== job 6941 ==
// LearningMachine
module LearningMachine(input clk,rst, start, input [6:0] x1Data,x2Data, input [1:0] tData, output[1:0] signYin, output[13:0] w1,w2,b,Yin,output ReadEn, Ready);
clock: 12.0 ns
lec_check: 0
cap_margin: 20
core_aspect_ratio: 1.97
core_margin: 9
core_utilization: 60
cts_cluster_diameter: 371
cts_cluster_size: 99
setup_slack_margin: -1.14
slew_margin: 20
tns_end_percent: 5
run.sh (not shown) runs the stock make flow with config.mk's settings and CLKGATE_MAP_FILE=.
## Diff of input files: job 7457 against job 6941
# job 6941
export LEC_CHECK = 0
export CAP_MARGIN = 20
export CORE_ASPECT_RATIO = 1.97
export CORE_MARGIN = 9
export CORE_UTILIZATION = 60
export CTS_CLUSTER_DIAMETER = 371
export CTS_CLUSTER_SIZE = 99
export SETUP_SLACK_MARGIN = -1.14
export SLEW_MARGIN = 20
export TNS_END_PERCENT = 5
create_clock -name core_clock -period 12.0 [get_ports {clk}]
# job 7457
export LEC_CHECK = 0
export CAP_MARGIN = 20
export CORE_ASPECT_RATIO = 0.5
export CORE_MARGIN = 9
export CORE_UTILIZATION = 67
export CTS_CLUSTER_DIAMETER = 371
export CTS_CLUSTER_SIZE = 99
export SETUP_SLACK_MARGIN = -1.14
export SLEW_MARGIN = 20
export TNS_END_PERCENT = 20
create_clock -name core_clock -period 12.0 [get_ports {clk}]
Notes after the runs:
- Fraction of met1 tracks used by global routing up 9.5 points in job 7457 wrt job 6941
- Of job 6941 and job 7457, the higher initial core utilization belongs to job 7457.
- Setup slack of the worst register-to-register path improves in job 7457 relative to job 6941.
- Compared with job 6941, job 7457 improves final critical-path required period.
- Of job 6941 and job 7457, the run reporting the higher total routed wirelength was job 6941.
- Changes observed in job 7457 relative to job 6941: proportion of power drawn by combinational gates lost 0.4 points; number of tap cells added at floorplan fell about 11%.
Here is what was changed in the inputs of job 2536 compared with job 7457.
# job 7457
export LEC_CHECK = 0
export CAP_MARGIN = 20
export CORE_ASPECT_RATIO = 0.5
export CORE_MARGIN = 9
export CORE_UTILIZATION = 67
export CTS_CLUSTER_DIAMETER = 371
export CTS_CLUSTER_SIZE = 99
export SETUP_SLACK_MARGIN = -1.14
export SLEW_MARGIN = 20
export TNS_END_PERCENT = 20
create_clock -name core_clock -period 12.0 [get_ports {clk}]
# job 2536
export LEC_CHECK = 0
export CAP_MARGIN = 20
export CORE_MARGIN = 2
export CORE_UTILIZATION = 40
export SLEW_MARGIN = 20
create_clock -name core_clock -period 5.92 [get_ports {clk}]
[summary]
The layout from job 2536, despite a flow that completed every stage, fails the layout checks, with the failing checks listed as setup timing. Job 7457 → job 2536: via count normalized by instance count went down 17%; post-CTS setup repair buffer count went up 16; worst hold slack after final layout went down 0.0060 ns; H-tree depth held.
## Diff of input files: job 9028 against job 2536
# job 2536
export LEC_CHECK = 0
export CAP_MARGIN = 20
export CORE_MARGIN = 2
export CORE_UTILIZATION = 40
export SLEW_MARGIN = 20
create_clock -name core_clock -period 5.92 [get_ports {clk}]
# job 9028
export LEC_CHECK = 0
export CAP_MARGIN = 20
export CORE_MARGIN = 2
export CORE_UTILIZATION = 40
export SLEW_MARGIN = 20
create_clock -name core_clock -period 9.33 [get_ports {clk}]
==> comparison <==
Job 9028 completed; timing, DRC and antenna clean. Job 2536 -> stages 100% | layout checks FAIL | setup timing. Job 9028: tightest slew margin relative to the limit 3.9 points below job 2536. In job 9028 the total cell area at the placement stage turned out 15% lower than in job 2536. Job 9028 vs job 2536 — average detailed-routed wire length per instance rose about 2%. Delta (job 9028 minus job 2536): post-layout net count lost 214, final area lost about 21%, met3 routed wirelength lost 380 µm.

LearningMachine again, from the RTL that the note above started with.
==> flow/config.mk <==
export PLATFORM = sky130hd
export DESIGN_NAME = LearningMachine
export DESIGN_NICKNAME = LearningMachine
export VERILOG_FILES = /design/flow/design.v
export SDC_FILE = /design/flow/constraint.sdc
export NUM_CORES = 4
export LEC_CHECK = 0
export CAP_MARGIN = 20
export CORE_MARGIN = 9
export CORE_UTILIZATION = 40
export CTS_CLUSTER_DIAMETER = 371
export CTS_CLUSTER_SIZE = 99
export HOLD_SLACK_MARGIN = 0.26
export SLEW_MARGIN = 20
export TNS_END_PERCENT = 5
==> flow/constraint.sdc <==
create_clock -name core_clock -period 12.0 [get_ports {clk}]
set_input_delay 2.4000 -clock core_clock [delete_from_list [all_inputs] [get_ports {clk}]]
set_output_delay 2.4000 -clock core_clock [all_outputs]
set_load 0.01 [all_outputs]
Edit:
--- a/flow/config.mk
+++ b/flow/config.mk
@@ -8,0 +9 @@
+export CORE_ASPECT_RATIO = 0.5
@@ -10 +11 @@
-export CORE_UTILIZATION = 40
+export CORE_UTILIZATION = 42
@@ -13 +14 @@
-export HOLD_SLACK_MARGIN = 0.26
+export SETUP_SLACK_MARGIN = -1.14
The changed run finished with timing, DRC and antenna clean.
Maximum frequency is about the same.
Worst setup slack loses 5.7 ps.
Count of clock-buffer cells in the layout goes up by 2.
Non-clock buffer count goes down by 2.
Design area hardly moves.
First-iteration DRC count goes up by 14%.
Die area goes down by 3.1%.
Worst hold slack hardly moves.
Wire length goes up by 3.0%.
Sequential power barely changes.
Total power goes up by 2.4%.
Power and IR drop assume default switching activity.
